==> v36 <==
==> flow/design.v <==
module decimator
               (
                clk,
                enable,
                rstn,
                filter_in,
                filter_out,
                ce_out
                );
  input   clk; 
  input   enable; 
  input   rstn; 
  input   [5:0] filter_in;  
  output  [20:0] filter_out;  
  output  ce_out; 
  reg  [3:0] cur_count;  
  wire phase_1;  
  reg  ce_out_reg;  
  reg  signed [5:0] input_register;  
  wire signed [5:0] section_in1;  
  wire signed [20:0] section_cast1;  
  wire signed [20:0] sum1;  
  reg  signed [20:0] section_out1;  
  wire signed [20:0] add_cast;  
  wire signed [20:0] add_cast_1;  
  wire signed [21:0] add_temp;  
  wire signed [20:0] section_in2;  
  wire signed [20:0] sum2;  
  reg  signed [20:0] section_out2;  
  wire signed [20:0] add_cast_2;  
  wire signed [20:0] add_cast_3;  
  wire signed [21:0] add_temp_1;  
  wire signed [20:0] section_in3;  
  wire signed [20:0] sum3;  
  reg  signed [20:0] section_out3;  
  wire signed [20:0] add_cast_4;  
  wire signed [20:0] add_cast_5;  
  wire signed [21:0] add_temp_2;  
  wire signed [20:0] section_in4;  
  wire signed [20:0] diff1;  
  wire signed [20:0] section_out4;  
  wire signed [20:0] sub_cast;  
  wire signed [20:0] sub_cast_1;  
  wire signed [21:0] sub_temp;  
  reg  signed [20:0] int_delay_pipe [0:1] ;  
  wire signed [20:0] section_in5;  
  wire signed [20:0] diff2;  
  wire signed [20:0] section_out5;  
  wire signed [20:0] sub_cast_2;  
  wire signed [20:0] sub_cast_3;  
  wire signed [21:0] sub_temp_1;  
  reg  signed [20:0] int_delay_pipe_1 [0:1] ;  
  wire signed [20:0] section_in6;  
  wire signed [20:0] diff3;  
  wire signed [20:0] section_out6;  
  wire signed [20:0] sub_cast_4;  
  wire signed [20:0] sub_cast_5;  
  wire signed [21:0] sub_temp_2;  
  reg  signed [20:0] int_delay_pipe_2 [0:1] ;  
  reg  signed [20:0] output_register;  
  always @ (posedge clk or negedge rstn)
    begin: ce_output
      if (rstn == 1'b0) begin
        cur_count <= 4'b0000;
      end
      else begin
        if (enable == 1'b1) begin
          if (cur_count == 4'b1111) begin
            cur_count <= 4'b0000;
          end
          else begin
            cur_count <= cur_count + 1'b1;
          end
        end
      end
    end  
  assign  phase_1 = (cur_count == 4'b0001 && enable == 1'b1)? 1'b1 : 1'b0;
  always @ (posedge clk or negedge rstn)
    begin: ce_output_register
      if (rstn == 1'b0) begin
        ce_out_reg <= 1'b0;
      end
      else begin
          ce_out_reg <= phase_1;
      end
    end  
  always @ (posedge clk or negedge rstn)
    begin: input_reg_process
      if (rstn == 1'b0) begin
        input_register <= 0;
      end
      else begin
        if (enable == 1'b1) begin
          input_register <= filter_in;
        end
      end
    end  
  assign section_in1 = input_register;
  assign section_cast1 = $signed({{15{section_in1[5]}}, section_in1});
  assign add_cast = section_cast1;
  assign add_cast_1 = section_out1;
  assign add_temp = add_cast + add_cast_1;
  assign sum1 = add_temp[20:0];
  always @ (posedge clk or negedge rstn)
    begin: integrator_delay_section1
      if (rstn == 1'b0) begin
        section_out1 <= 0;
      end
      else begin
        if (enable == 1'b1) begin
          section_out1 <= sum1;
        end
      end
    end  
  assign section_in2 = section_out1;
  assign add_cast_2 = section_in2;
  assign add_cast_3 = section_out2;
  assign add_temp_1 = add_cast_2 + add_cast_3;
  assign sum2 = add_temp_1[20:0];
  always @ (posedge clk or negedge rstn)
    begin: integrator_delay_section2
      if (rstn == 1'b0) begin
        section_out2 <= 0;
      end
      else begin
        if (enable == 1'b1) begin
          section_out2 <= sum2;
        end
      end
    end  
  assign section_in3 = section_out2;
  assign add_cast_4 = section_in3;
  assign add_cast_5 = section_out3;
  assign add_temp_2 = add_cast_4 + add_cast_5;
  assign sum3 = add_temp_2[20:0];
  always @ (posedge clk or negedge rstn)
    begin: integrator_delay_section3
      if (rstn == 1'b0) begin
        section_out3 <= 0;
      end
      else begin
        if (enable == 1'b1) begin
          section_out3 <= sum3;
        end
      end
    end  
  assign section_in4 = section_out3;
  assign sub_cast = section_in4;
  assign sub_cast_1 = diff1;
  assign sub_temp = sub_cast - sub_cast_1;
  assign section_out4 = sub_temp[20:0];
  always @ (posedge clk or negedge rstn)
    begin: comb_delay_section4
      if (rstn == 1'b0) begin
        int_delay_pipe[0] <= 21'b000000000000000000000;
        int_delay_pipe[1] <= 21'b000000000000000000000;
      end
      else begin
        if (phase_1 == 1'b1) begin
          int_delay_pipe[1] <= int_delay_pipe[0];
          int_delay_pipe[0] <= section_in4;
        end
      end
    end  
  assign diff1 = int_delay_pipe[1];
  assign section_in5 = section_out4;
  assign sub_cast_2 = section_in5;
  assign sub_cast_3 = diff2;
  assign sub_temp_1 = sub_cast_2 - sub_cast_3;
  assign section_out5 = sub_temp_1[20:0];
  always @ (posedge clk or negedge rstn)
    begin: comb_delay_section5
      if (rstn == 1'b0) begin
        int_delay_pipe_1[0] <= 21'b000000000000000000000;
        int_delay_pipe_1[1] <= 21'b000000000000000000000;
      end
      else begin
        if (phase_1 == 1'b1) begin
          int_delay_pipe_1[1] <= int_delay_pipe_1[0];
          int_delay_pipe_1[0] <= section_in5;
        end
      end
    end  
  assign diff2 = int_delay_pipe_1[1];
  assign section_in6 = section_out5;
  assign sub_cast_4 = section_in6;
  assign sub_cast_5 = diff3;
  assign sub_temp_2 = sub_cast_4 - sub_cast_5;
  assign section_out6 = sub_temp_2[20:0];
  always @ (posedge clk or negedge rstn)
    begin: comb_delay_section6
      if (rstn == 1'b0) begin
        int_delay_pipe_2[0] <= 21'b000000000000000000000;
        int_delay_pipe_2[1] <= 21'b000000000000000000000;
      end
      else begin
        if (phase_1 == 1'b1) begin
          int_delay_pipe_2[1] <= int_delay_pipe_2[0];
          int_delay_pipe_2[0] <= section_in6;
        end
      end
    end  
  assign diff3 = int_delay_pipe_2[1];
  always @ (posedge clk or negedge rstn)
    begin: output_reg_process
      if (rstn == 1'b0) begin
        output_register <= 0;
      end
      else begin
        if (phase_1 == 1'b1) begin
          output_register <= section_out6;
        end
      end
    end  
  assign ce_out = ce_out_reg;
  assign filter_out = output_register;
endmodule   
`timescale 1 ns / 1 ns
module loop_filter
          (
           clk,
           rstn,
           enable,
           filter_in,
           ceout,
           filter_out,
           a2,a3,b1,b2
          );
  input   clk;
  input   rstn;
  input   enable;
  input   signed [15:0] filter_in;   
  output  ceout;
  output  signed [15:0] filter_out;   
  input signed [17:0] a2,a3,b1,b2;
  wire enb_1_16_0;
  wire signed [33:0] b_1_out1;   
  wire signed [33:0] b_2_out1;   
  wire signed [15:0] CastCAS_out1;   
  wire signed [33:0] a_2_out1;   
  wire signed [33:0] a_3_out1;   
  wire signed [15:0] CastStates3_out1;   
  reg signed [15:0] BodyDelay3_out1;   
  wire signed [36:0] BodyLSum2_sub_cast;   
  wire signed [37:0] BodyLSum2_sub_cast_1;   
  wire signed [36:0] BodyLSum2_sub_cast_2;   
  wire signed [37:0] BodyLSum2_sub_cast_3;   
  wire signed [37:0] BodyLSum2_sub_temp;   
  wire signed [36:0] BodyLSum2_out1;   
  wire signed [37:0] BodyRSum2_sub_cast;   
  wire signed [36:0] BodyRSum2_sub_cast_1;   
  wire signed [37:0] BodyRSum2_sub_cast_2;   
  wire signed [37:0] BodyRSum2_sub_temp;   
  wire signed [36:0] BodyRSum2_out1;   
  wire signed [15:0] CastStates2_out1;   
  reg signed [15:0] BodyDelay2_out1;   
  wire signed [36:0] HeadSum1_add_cast;   
  wire signed [37:0] HeadSum1_add_cast_1;   
  wire signed [36:0] HeadSum1_add_cast_2;   
  wire signed [37:0] HeadSum1_add_cast_3;   
  wire signed [37:0] HeadSum1_add_temp;   
  wire signed [36:0] HeadSum1_out1;   
  assign b_1_out1 = b1 * filter_in;
  assign b_2_out1 = b2 * filter_in;
  assign enb_1_16_0 = enable;
  assign a_2_out1 = a2 * CastCAS_out1;
  assign a_3_out1 = a3 * CastCAS_out1;
  assign CastStates3_out1 = {{3{a_3_out1[33]}}, a_3_out1[33:21]};
  always @(posedge clk or negedge rstn)
    begin : BodyDelay3_process
      if (rstn == 1'b0) begin
        BodyDelay3_out1 <= 16'sb0000000000000000;
      end
      else begin
        if (enb_1_16_0) begin
          BodyDelay3_out1 <= CastStates3_out1;
        end
      end
    end
  assign BodyLSum2_sub_cast = {{2{b_2_out1[33]}}, {b_2_out1, 1'b0}};
  assign BodyLSum2_sub_cast_1 = BodyLSum2_sub_cast;
  assign BodyLSum2_sub_cast_2 = {BodyDelay3_out1, 21'b000000000000000000000};
  assign BodyLSum2_sub_cast_3 = BodyLSum2_sub_cast_2;
  assign BodyLSum2_sub_temp = BodyLSum2_sub_cast_1 - BodyLSum2_sub_cast_3;
  assign BodyLSum2_out1 = ((BodyLSum2_sub_temp[37] == 1'b0) && (BodyLSum2_sub_temp[36] != 1'b0) ? 37'sh0FFFFFFFFF :
              ((BodyLSum2_sub_temp[37] == 1'b1) && (BodyLSum2_sub_temp[36] != 1'b1) ? 37'sh1000000000 :
              $signed(BodyLSum2_sub_temp[36:0])));
  assign BodyRSum2_sub_cast = BodyLSum2_out1;
  assign BodyRSum2_sub_cast_1 = a_2_out1;
  assign BodyRSum2_sub_cast_2 = BodyRSum2_sub_cast_1;
  assign BodyRSum2_sub_temp = BodyRSum2_sub_cast - BodyRSum2_sub_cast_2;
  assign BodyRSum2_out1 = ((BodyRSum2_sub_temp[37] == 1'b0) && (BodyRSum2_sub_temp[36] != 1'b0) ? 37'sh0FFFFFFFFF :
              ((BodyRSum2_sub_temp[37] == 1'b1) && (BodyRSum2_sub_temp[36] != 1'b1) ? 37'sh1000000000 :
              $signed(BodyRSum2_sub_temp[36:0])));
  assign CastStates2_out1 = ((BodyRSum2_out1[36] == 1'b0) && (BodyRSum2_out1[35:21] == 15'b111111111111111) ? 16'sb0111111111111111 :
              $signed(BodyRSum2_out1[36:21]));
  always @(posedge clk or negedge rstn)
    begin : BodyDelay2_process
      if (rstn == 1'b0) begin
        BodyDelay2_out1 <= 16'sb0000000000000000;
      end
      else begin
        if (enb_1_16_0) begin
          BodyDelay2_out1 <= CastStates2_out1;
        end
      end
    end
  assign HeadSum1_add_cast = {{2{b_1_out1[33]}}, {b_1_out1, 1'b0}};
  assign HeadSum1_add_cast_1 = HeadSum1_add_cast;
  assign HeadSum1_add_cast_2 = {BodyDelay2_out1, 21'b000000000000000000000};
  assign HeadSum1_add_cast_3 = HeadSum1_add_cast_2;
  assign HeadSum1_add_temp = HeadSum1_add_cast_1 + HeadSum1_add_cast_3;
  assign HeadSum1_out1 = ((HeadSum1_add_temp[37] == 1'b0) && (HeadSum1_add_temp[36] != 1'b0) ? 37'sh0FFFFFFFFF :
              ((HeadSum1_add_temp[37] == 1'b1) && (HeadSum1_add_temp[36] != 1'b1) ? 37'sh1000000000 :
              $signed(HeadSum1_add_temp[36:0])));
  assign CastCAS_out1 = ((HeadSum1_out1[36] == 1'b0) && (HeadSum1_out1[35:31] != 5'b00000) ? 16'sb0111111111111111 :
              ((HeadSum1_out1[36] == 1'b1) && (HeadSum1_out1[35:31] != 5'b11111) ? 16'sb1000000000000000 :
              $signed(HeadSum1_out1[31:16])));
  assign filter_out = CastCAS_out1;
  assign ceout = enable;
endmodule   
module dlf_core (
   input             clk,
   input             rstn,
   input             dlf_en,
   input  [4:0]      tdc_dout,
   input  [17:0]     dlf_a2,
   input  [17:0]     dlf_a3,
   input  [17:0]     dlf_b1,
   input  [17:0]     dlf_b2,
   input  [14:0]     dlf_sdm_nc_in,
   output [15:0]     dlf_out,
   output            dlf_valid
   );
   wire signed [5:0]  dec_in;
   wire signed [20:0] dec_out;
   wire signed [15:0] dec_out_slc;
   wire signed [15:0] dlf_sdm_nc_in_ext;
   wire signed [15:0] dlf_in;
   wire signed [15:0] lf_out;
   wire               dec_ce;
   reg  [15:0]        dlf_out_r;
   reg                dlf_valid_r;
   assign dec_in = tdc_dout - 6'sd16;
   assign dlf_sdm_nc_in_ext = {1'b0,dlf_sdm_nc_in};
   assign dec_out_slc = dec_out[20:5];
   assign dlf_in = dec_out_slc - dlf_sdm_nc_in_ext;
   decimator decimator_1(
			 .clk(clk),
			 .enable(dlf_en),
			 .rstn(rstn),
			 .filter_in(dec_in),
			 .filter_out(dec_out),
			 .ce_out(dec_ce)
			 );
   loop_filter loop_filter_1(
			     .clk(clk),
			     .rstn(rstn),
			     .enable(dec_ce),
			     .filter_in(dlf_in),
			     .ceout(),
			     .filter_out(lf_out),
			     .a2(dlf_a2),
			     .a3(dlf_a3),
			     .b1(dlf_b1),
			     .b2(dlf_b2)
			     );
   always @(posedge clk or negedge rstn) begin
      if (rstn == 1'b0) begin
	 dlf_out_r <= 16'd0;
	 dlf_valid_r <= 1'b0;
      end
      else begin
	 dlf_valid_r <= dec_ce;
	 if (dec_ce)
	   dlf_out_r <= lf_out;
      end
   end
   assign dlf_out = dlf_out_r;
   assign dlf_valid = dlf_valid_r;
endmodule
==> flow/run.sh <==
#!/bin/bash
# the make line also repeats each setting of config.mk as NAME=value (left out here)
make -C /OpenROAD-flow-scripts/flow DESIGN_CONFIG=/design/flow/config.mk WORK_HOME=/design/flow/orfs CLKGATE_MAP_FILE= finish
==> flow/config.mk <==
export PLATFORM = sky130hd
export DESIGN_NAME = dlf_core
export DESIGN_NICKNAME = dlf_core
export VERILOG_FILES = /design/flow/design.v
export SDC_FILE = /design/flow/constraint.sdc
export NUM_CORES = 4
export LEC_CHECK = 0
export CAP_MARGIN = 40
export CORE_MARGIN = 2
export CORE_UTILIZATION = 40
export CTS_CLUSTER_DIAMETER = 81
export GPL_ROUTABILITY_DRIVEN = 0
export GPL_TIMING_DRIVEN = 0
export MAX_ROUTING_LAYER = met5
export SLEW_MARGIN = 20
export TNS_END_PERCENT = 25
==> flow/constraint.sdc <==
create_clock -name core_clock -period 25.0 [get_ports {clk}]
set_input_delay 5.0000 -clock core_clock [delete_from_list [all_inputs] [get_ports {clk}]]
set_output_delay 5.0000 -clock core_clock [all_outputs]
set_load 0.01 [all_outputs]
==> v3 (differences from v36) <==
==> flow/config.mk (replaced) <==
export PLATFORM = sky130hd
export DESIGN_NAME = dlf_core
export DESIGN_NICKNAME = dlf_core
export VERILOG_FILES = /design/flow/design.v
export SDC_FILE = /design/flow/constraint.sdc
export NUM_CORES = 4
export LEC_CHECK = 0
export CAP_MARGIN = 0
export CORE_MARGIN = 2
export CORE_UTILIZATION = 71
export CTS_CLUSTER_SIZE = 36
export HOLD_SLACK_MARGIN = -0.05
export SETUP_SLACK_MARGIN = 4.05
export SLEW_MARGIN = 20
==> flow/constraint.sdc (replaced) <==
create_clock -name core_clock -period 13.7 [get_ports {clk}]
set_input_delay 2.7400 -clock core_clock [delete_from_list [all_inputs] [get_ports {clk}]]
set_output_delay 2.7400 -clock core_clock [all_outputs]
set_load 0.01 [all_outputs]
==> impl_table.tex <==
% Yosys + OpenROAD metrics
\begin{tabular}{lr}
\hline
Metric & Value \\
\hline
\multicolumn{2}{l}{\textbf{Floorplan}} \\
\quad Core Region & 152000 µm² \\
\multicolumn{2}{l}{\textbf{Outcome}} \\
\quad Outcome & timing/DRC/antenna clean \\
\multicolumn{2}{l}{\textbf{Global routing}} \\
\quad GR met1 Demand/Resource & 0.307 \\
\quad Global routing usage on met2 & 0.374 \\
\multicolumn{2}{l}{\textbf{Drt}} \\
\quad Routed length per placed instance & 19.0 µm \\
\quad Met1 routed wirelength after detailed routing & 72100 µm \\
\multicolumn{2}{l}{\textbf{Layout}} \\
\quad Final-layout clock buffer total & 46 \\
\quad Fill cell total of the finished layout & 14.8k \\
\multicolumn{2}{l}{\textbf{Worst setup path}} \\
\quad Data required time at the worst endpoint & between 20000 and 30000 ps \\
\multicolumn{2}{l}{\textbf{Timing}} \\
\quad Hold slack & 461 ps \\
\hline
\end{tabular}
Source of the figures above: v36

==> impl_table.tex <==
% Yosys + OpenROAD metrics
\begin{tabular}{lr}
\hline
Metric & Value \\
\hline
\multicolumn{2}{l}{\textbf{Layout}} \\
\quad Fill cell total of the finished layout & 4925 \\
\quad Final-layout clock buffer total & 41 \\
\multicolumn{2}{l}{\textbf{Outcome}} \\
\quad Outcome & failed layout checks \\
\quad Checks failing in the layout checks & negative setup slack \\
\multicolumn{2}{l}{\textbf{Timing}} \\
\quad Final-report setup violation count & 29 \\
\quad Worst Setup Slack, final & -5180 ps \\
\quad Hold slack & 453 ps \\
\multicolumn{2}{l}{\textbf{Global routing}} \\
\quad GR met1 Demand/Resource & 0.465 \\
\multicolumn{2}{l}{\textbf{Drt}} \\
\quad Routed length per placed instance & about 18 µm \\
\hline
\end{tabular}
Source of the figures above: v3

